==> flow/design.v <==
module decoder(
input [1:0]alu_fn,
output reg arith_enable,cmp_enable,logic_enable,shift_enable
);
always @(*) begin
        arith_enable=0;
        logic_enable=0;
        cmp_enable=0;
        shift_enable=0;
    case (alu_fn)
       2'b00: arith_enable=1;
       2'b01: logic_enable=1;
       2'b10: cmp_enable=1;
       2'b11: shift_enable=1;
    endcase
end
endmodule
module arith_unit#(parameter in_data_width=16,out_data_width=32)(
input signed [in_data_width-1:0]A,B,
input clk,rst,arith_enable,
input [1:0]alu_fn,
output  carry_out,
output reg arith_flag,
output reg signed[out_data_width-1:0]arith_out
);
assign carry_out=arith_out[in_data_width];
always @(posedge clk , negedge rst) begin
    if(!rst)begin
        arith_flag<=0;
        arith_out<=0;
    end
    else if(arith_enable) begin
        arith_flag<=1;
    case (alu_fn)
        2'b00: arith_out<=A + B;
        2'b01: arith_out<=A - B;
        2'b10: arith_out<=A * B;
        2'b11: arith_out<=(B == 0) ? 0 : A / B;
    endcase
    end
    else begin
        arith_flag<=0;
        arith_out<=0;
    end
end
endmodule
module logic_unit#(parameter in_data_width=16,out_data_width=16)(
input signed[in_data_width-1:0]  A,B,
input clk,rst,logic_enable,
input [1:0]alu_fn,
output reg logic_flag,
output reg [out_data_width-1:0]logic_out
);
reg logic_flag_next;
reg [out_data_width-1:0]logic_out_next;
always @(posedge clk , negedge rst) begin
    if(!rst)begin
        logic_out<=0;
        logic_flag<=0;
    end
    else begin
        logic_out<=logic_out_next;
        logic_flag<=logic_flag_next;
    end    
end
always @(*) begin
    if(logic_enable) begin
        logic_flag_next=1;
    case (alu_fn)
        2'b00: logic_out_next= A & B;
        2'b01: logic_out_next= A | B;
        2'b10: logic_out_next=~(A & B);
        2'b11: logic_out_next=~(A | B);
    endcase
    end
    else begin
        logic_flag_next=0;
        logic_out_next=0;
    end
end
endmodule
module cmp_unit#(parameter in_data_width=16,out_data_width=16)(
input [in_data_width-1:0]A,B,
input clk,rst,cmp_enable,
input [1:0]alu_fn,
output reg cmp_flag,
output reg [out_data_width-1:0]cmp_out
);
always @(posedge clk , negedge rst) begin
    if(!rst)begin
        cmp_out<=0;
        cmp_flag<=0;
    end
    else if(cmp_enable) begin
        cmp_flag<=1;
    case (alu_fn)
        2'b00: cmp_out<=0;
        2'b01: cmp_out<=(A==B)?1:0;
        2'b10: cmp_out<=(A>B)?2:0;
        2'b11: cmp_out<=(A<B)?3:0;
    endcase
    end
    else begin
        cmp_out<=0;
        cmp_flag<=0;
    end
end
endmodule
module shift_unit#(parameter in_data_width=16,out_data_width=16)(
input [in_data_width-1:0]A,B,
input clk,rst,shift_enable,
input [1:0]alu_fn,
output reg shift_flag,
output reg [out_data_width-1:0]shift_out
);
always @(posedge clk , negedge rst) begin
    if(!rst)begin
        shift_flag<=0;
        shift_out<=0;
    end
    else if(shift_enable) begin
        shift_flag<=1;
    case (alu_fn)
        2'b00: shift_out<=A>>1;
        2'b01: shift_out<=A<<1;
        2'b10: shift_out<=B>>1;
        2'b11: shift_out<=B<<1;
    endcase
    end
    else begin
        shift_flag<=0;
        shift_out<=0;
    end
end
endmodule
module parameterized_signed_alu #(parameter in_data_width=16,out_data_width=16,arith_out_data_width=32)(
input signed [in_data_width-1:0]A,B,
input clk,rst,
input [3:0]alu_fn,
output shift_flag,arith_flag,logic_flag,cmp_flag,carry_out,
output [out_data_width-1:0]shift_out,logic_out,cmp_out,
output signed[arith_out_data_width-1:0] arith_out
);
wire arith_enable,shift_enable,logic_enable,cmp_enable;
arith_unit dut0(
.A(A),
.B(B),
.clk(clk),
.rst(rst),
.arith_enable(arith_enable),
.alu_fn(alu_fn[1:0]),
.carry_out(carry_out),
.arith_flag(arith_flag),
.arith_out(arith_out)
);
logic_unit dut1(
.A(A),
.B(B),
.clk(clk),
.rst(rst),
.logic_enable(logic_enable),
.alu_fn(alu_fn[1:0]),
.logic_flag(logic_flag),
.logic_out(logic_out)
);
cmp_unit   dut2(
.A(A),
.B(B),
.clk(clk),
.rst(rst),
.cmp_enable(cmp_enable),
.alu_fn(alu_fn[1:0]),
.cmp_flag(cmp_flag),
.cmp_out(cmp_out)
);
shift_unit dut3(
.A(A),
.B(B),
.clk(clk),
.rst(rst),
.shift_enable(shift_enable),
.alu_fn(alu_fn[1:0]),
.shift_flag(shift_flag),
.shift_out(shift_out)
);
decoder dut4(
.alu_fn(alu_fn[3:2]),
.arith_enable(arith_enable),
.cmp_enable(cmp_enable),
.logic_enable(logic_enable),
.shift_enable(shift_enable)
);
endmodule
Settings: LEC_CHECK=0, CAP_MARGIN=20, CORE_MARGIN=2, CORE_UTILIZATION=40, SLEW_MARGIN=20; clock period 83.2 ns.
run.sh (not shown) runs the stock make flow with config.mk's settings and CLKGATE_MAP_FILE=.
==> next run, changes <==
ABC_AREA = 1   (was unset)
CORE_UTILIZATION = 72   (was 40)
CTS_CLUSTER_SIZE = 100   (was unset)
PLACE_DENSITY = 0.43   (was unset)
clock period = 58.4 ns   (was 83.2 ns; I/O delays follow)
Effect: This time the run never finished: it broke off in 4_1_cts with DPL-0038. Synthesized area is lower by 0.82%. Die area shrinks by 44%. Synthesized cell count went up by 11%.
==> next run, changes <==
ABC_AREA = 0   (was 1)
CTS_CLUSTER_DIAMETER = 366   (was unset)
Outcome: Now the flow stopped in 3_5_place_dp, error DPL-0038; die size goes up by 0.81%; area after synthesis goes up by 0.83%; synthesized cell count goes down by 9.9%.
==> next run, changes <==
ABC_AREA = unset   (was 0)
CORE_UTILIZATION = 25   (was 72)
CTS_CLUSTER_DIAMETER = unset   (was 366)
CTS_CLUSTER_SIZE = unset   (was 100)
PLACE_DENSITY = unset   (was 0.43)
clock period = 83.2 ns   (was 58.4 ns; I/O delays follow)
Result:
- The new run ran to the end with no violations
- synthesized area is unchanged
- die area came out higher to 2.8 times its value
- synthesized cell count does not change
==> next run, changes <==
CELL_PAD_IN_SITES_GLOBAL_PLACEMENT = 3   (was unset)
CORE_UTILIZATION = 40   (was 25)
GPL_ROUTABILITY_DRIVEN = 0   (was unset)
clock period = 85.0 ns   (was 83.2 ns; I/O delays follow)
What happened: Routed wire length came out lower by 6.8%. Cell count decreases by 17%. Global-route usage goes up by 11 points. Clock-buffer cell count goes down by 1. Non-clock buffer count drops by 752. Critical path depth decreases by 12. Area after synthesis stays the same. Worst hold slack improved by 0.60 ns. Worst setup slack is better by 0.087 ns. Final area went down by 12%. Synthesized cell count does not change.
==> next run, changes <==
CELL_PAD_IN_SITES_GLOBAL_PLACEMENT = unset   (was 3)
CORE_UTILIZATION = 23   (was 40)
GPL_ROUTABILITY_DRIVEN = unset   (was 0)
clock period = 99.8 ns   (was 85.0 ns; I/O delays follow)
After rerunning: The new run produced a clean layout; critical path depth rose by 1; final cell count rose by about 7%; area after synthesis does not change; core utilization fell by 23 points.

* * *

// parameterized_signed_alu: RTL as listed in full above, without the edits since
export LEC_CHECK = 0
export CAP_MARGIN = 20
export CORE_MARGIN = 2
export CORE_UTILIZATION = 58
export SLEW_MARGIN = 20
create_clock -name core_clock -period 72.6 [get_ports {clk}]
The first run ended with an error in global routing (5_1_grt), error GRT-0232.
Then changed:
- CORE_UTILIZATION: 58 -> 65
- MAX_ROUTING_LAYER: default -> met4
- TNS_END_PERCENT: default -> 5
- clock period: 72.6 -> 79.2 ns (I/O delays scaled with it)
With this change the flow finished but fails on max-capacitance violations, max-slew violations, negative setup slack.
Die size is lower by roughly a tenth.
Synthesized cell count stays the same.
Synthesized area is unchanged.
Then changed:
- CORE_UTILIZATION: 65 -> 58
- MAX_ROUTING_LAYER: met4 -> default
- TNS_END_PERCENT: 5 -> default
- clock period: 79.2 -> 79.6 ns (I/O delays scaled with it)
The changed run passed the timing, DRC and antenna checks.
Synthesized area stays the same.
First-iteration DRC count goes down by 37%.
Utilization goes down by 6.4 points.
Non-clock buffer count goes up by 434.
Critical path depth goes up by 11.
Worst setup slack gains 2.9 ns.
Wire length goes down by 5.7%.
Sequential share of layout area goes down by 0.13 points.
Count of clock-buffer cells in the layout does not change.

* * *

RTL: the design.v shown in full above, as it stands there.
clock: 72.6 ns
lec_check: 0
cap_margin: 20
core_margin: 2
core_utilization: 50
slew_margin: 20
The baseline finished but failed the layout checks on setup timing.
Edit:
- CORE_UTILIZATION: 50 -> 40
- clock period: 72.6 -> 85.0 ns (I/O delays scaled with it)
Outcome: This time the run completed with no timing, DRC or antenna violations; count of clock-buffer cells in the layout goes down by 3; die size came out higher by 25%; design area fell by 23%; utilization drops by 30 points; wire length is lower by 12%; first-iteration DRC count went down by 23%; synthesized area is unchanged; cell count falls by 15%; flip-flop count does not change.

* * *

Setup of run 1:
// parameterized_signed_alu: RTL as listed in full above, without the edits since
clock: 144.0 ns
lec_check: 0
abc_area: 0
cap_margin: 35
cell_pad_in_sites_detail_placement: 2
core_margin: 10
core_utilization: 50
cts_cluster_diameter: 164
gpl_timing_driven: 0
hold_slack_margin: 0.26
max_routing_layer: met5
setup_slack_margin: 5.0
slew_margin: 40
tns_end_percent: 10
No final results exist for run 1, since it was stopped by error DPL-0033 during 3_5_place_dp.
Inputs modified between run 1 and run 2:
Settings: clearing CELL_PAD_IN_SITES_DETAIL_PLACEMENT, which used to be 2; swapping 35 for 20 in CAP_MARGIN; swapping 50 for 72 in CORE_UTILIZATION; clearing TNS_END_PERCENT, which used to be 10; clearing MAX_ROUTING_LAYER, which used to be met5; clearing HOLD_SLACK_MARGIN, which used to be 0.26; clearing GPL_TIMING_DRIVEN, which used to be 0; swapping 0 for 1 in ABC_AREA; clearing CTS_CLUSTER_DIAMETER, which used to be 164; clearing SETUP_SLACK_MARGIN, which used to be 5.0; swapping 40 for 20 in SLEW_MARGIN; swapping 10 for 2 in CORE_MARGIN; swapping 144.0 for 99.8 in the clock period (ns, I/O delays scaled along).
Results
Run 1: aborted in 3_5_place_dp (tool error)
Run 2 reached the final stage; the timing, DRC and antenna checks on its layout passed.
Between run 2 and run 1, it is run 2 whose post-synthesis share of cell area spent on full adders, half adders and majority gates is higher, by 0.26 points.
In the floorplan summary, run 2 is listed with a die area less than that of run 1.
Run 2 ends up with higher simple-gate area share of the yosys netlist than run 1 does.
Taking run 1 as the reference, in run 2 number of rows created at floorplan -18, chip area estimate from yosys synthesis -360 sq um, floorplan die height -21%, synthesized area per cell -0.79 sq um, complex-gate fraction of the synthesized area -8.6 points.
On number of standard cells reported by yosys: between run 2 and run 1, it ends up lower for run 1.
Taking run 1 as 1.0, run 2 lands at 0.78 on tally of unique sky130hd cells used after synthesis.
The following lists how run 3 was set up differently from run 2:
Settings: PLACE_DENSITY now 0.43, previously not set; CTS_CLUSTER_DIAMETER now 139, previously not set; CTS_CLUSTER_SIZE now 100, previously not set; the clock period (ns, I/O delays scaled along) now 57.6, was 99.8.
--- outcome ---
- Stage in which a tool error killed run 3: 4_1_cts.
- As far as number of buffers added on ports goes, run 2 and run 3 are indistinguishable; the numbers are identical.
- Status: proportion of register bits with asynchronous set or reset after synthesis parity (run 2, run 3)
- Against run 2, total placed cells including tap cells in run 3 rose by more than 10%.
- Re sequential cell area fraction in the yosys report: no difference whatsoever between run 2 and run 3.
- For top-level port count, run 2 and run 3 come out practically identical.
- From run 3 to run 2, area of the chip did not move at all.
- Run 2 → run 3: detailed placer's ending HPWL went up by about 46%; weighted congestion reported at the end of routability-driven placement increased by about 9% relative to the old numbers.
- From run 3 to run 2, synthesized area did not move at all.
- Post-placement setup slack down 23.60 ns in run 3 wrt run 2

* * *

== run A ==
Starts from the design.v that is shown in full above.
Settings: LEC_CHECK=0, ABC_AREA=0, CAP_MARGIN=35, CELL_PAD_IN_SITES_DETAIL_PLACEMENT=0, CORE_MARGIN=2, CORE_UTILIZATION=63, CTS_CLUSTER_DIAMETER=27, MAX_ROUTING_LAYER=met4, SLEW_MARGIN=40; clock period 116.0 ns.
Input-level comparison between run B and run A:
- a change of CAP_MARGIN from 35 to 20
- a change of SLEW_MARGIN from 40 to 20
- a deleted CELL_PAD_IN_SITES_DETAIL_PLACEMENT that had been 0
- a change of CORE_UTILIZATION from 63 to 59
- a deleted CTS_CLUSTER_DIAMETER that had been 27
- a deleted MAX_ROUTING_LAYER that had been met4
- a deleted ABC_AREA that had been 0
- a change of the clock period (ns, I/O delays scaled along) from 116.0 to 69.5
No final results exist for run B, since it was stopped by error ODB-0269 during global routing. Going from run A to run B, cell row count picked up an extra 3; synthesized area held; die outline width picked up an extra 8.7 µm. As far as proportion of synthesized area in mux cells goes, run A and run B are indistinguishable; the numbers are identical. Between run A and run B, post-CTS resize count increased. From run A to run B the numbers moved as follows: die area picked up an extra about 7%, last weighted congestion value of the routability-driven placer decreased by 1.2% relative to the old numbers, placed standard-cell area grew by 33%, adder and majority gate portion of the synthesized area roughly the same, floorplan core density shows a reduction of 3.9 points.
### run B -> run C
- CORE_UTILIZATION: 59 -> 58
- TNS_END_PERCENT: unset -> 5
- MAX_ROUTING_LAYER: unset -> met4
- the clock period (ns, I/O delays scaled along): 69.5 -> 72.6
==> comparison <==
- Complete run, failing final checks: run C, reason negative setup slack.
- Run B has higher effective utilization at floorplan than run C.
- Changes observed in run C relative to run B: row count rose by about 1%; cell total in the yosys stat output held steady; area of the chip now larger.
Edits applied to the flow inputs when going from run C to run D:
- CORE_UTILIZATION: 58 -> 66
- the clock period (ns, I/O delays scaled along): 72.6 -> 79.2
--- outcome ---
Run D and run C: no clean run. The flow completed for run C, but it is not clean: the layout still shows negative setup slack. Run D: starting density of the core higher than run C. Run D reports a lower overall die width than run C does. For the die outline height, run D came in about 6% lower than run C did. Worst setup slack before clock tree synthesis was higher in run D than in run C. Per the comparison of run D with run C, yosys stat cell total now sits at about the same level; final weighted congestion in routability-driven placement rose by 0.051; post-CTS setup buffer count fell about 64%; placed instance count dropped 768.

* * *

Setup of job 104:
RTL: the design.v shown in full above, as it stands there.
Settings: LEC_CHECK=0, ABC_AREA=1, CAP_MARGIN=20, CORE_MARGIN=2, CORE_UTILIZATION=69, CTS_CLUSTER_DIAMETER=381, CTS_CLUSTER_SIZE=38, HOLD_SLACK_MARGIN=0.29, PLACE_DENSITY=0.62, SLEW_MARGIN=20; clock period 36.5 ns.
For job 104, the flow was terminated by a tool error in 4_1_cts and produced no final design.
The inputs of job 103 differ from those of job 104 as listed below.
- HOLD_SLACK_MARGIN removed (was 0.29)
- CORE_UTILIZATION changed from 69 to 72
- PLACE_DENSITY removed (was 0.62)
- CTS_CLUSTER_DIAMETER changed from 381 to 225
- CTS_CLUSTER_SIZE changed from 38 to 100
- the clock period (ns, I/O delays scaled along) changed from 36.5 to 88.1
==> results <==
- FAIL for each of job 103 and job 104
- Job 104 did not run to completion, as it errored out during 4_1_cts.
- [job 103] flow finished | final checks: failed | reasons: negative setup slack
- The synthesized cell count on job 103 is in line with that on job 104.
- Diff job 103..job 104 | area after synthesis | unchanged
- Diff job 104 -> job 103: placement-stage worst setup slack increased 37680 ps; placed standard-cell area decreased 20%.
- Re fraction of synthesized cell area in xor and xnor cells: no difference whatsoever between job 103 and job 104.
- Site row count in job 103 vs job 104: down 2.2%
- Re total placed cells including tap cells: job 103 is 1462 down on job 104.
- Job 103 vs job 104 — die area dropped by a few percent

* * *

// parameterized_signed_alu: RTL as listed in full above, without the edits since
clock: 86.1 ns
lec_check: 0
abc_area: 0
cap_margin: 20
cell_pad_in_sites_detail_placement: 0
core_margin: 2
core_utilization: 23
cts_cluster_diameter: 164
cts_cluster_size: 98
max_routing_layer: met4
slew_margin: 40
tns_end_percent: 10
Edit:
--- a/flow/config.mk
+++ b/flow/config.mk
@@ -8,10 +8,10 @@
 export ABC_AREA = 0
-export CAP_MARGIN = 20
+export CAP_MARGIN = 35
 export CELL_PAD_IN_SITES_DETAIL_PLACEMENT = 0
 export CORE_MARGIN = 2
-export CORE_UTILIZATION = 23
-export CTS_CLUSTER_DIAMETER = 164
-export CTS_CLUSTER_SIZE = 98
+export CORE_UTILIZATION = 72
+export CTS_CLUSTER_DIAMETER = 27
 export MAX_ROUTING_LAYER = met4
+export PLACE_DENSITY_LB_ADDON = 0.24
 export SLEW_MARGIN = 40
-export TNS_END_PERCENT = 10
+export TNS_END_PERCENT = 5
==> flow/constraint.sdc (replaced) <==
create_clock -name core_clock -period 116.0 [get_ports {clk}]
set_input_delay 23.2000 -clock core_clock [delete_from_list [all_inputs] [get_ports {clk}]]
set_output_delay 23.2000 -clock core_clock [all_outputs]
set_load 0.01 [all_outputs]
Result: Core utilization rises by 50 points; design area is lower by roughly a tenth; synthesized cell count is unchanged; final cell count went down by a quarter to a third; non-clock buffer count decreases by 344; sequential share of layout area is higher by 0.45 points; setup slack is better by 2.7 ns; global-route usage rose by 33 points; count of clock-buffer cells in the layout rose by 1.
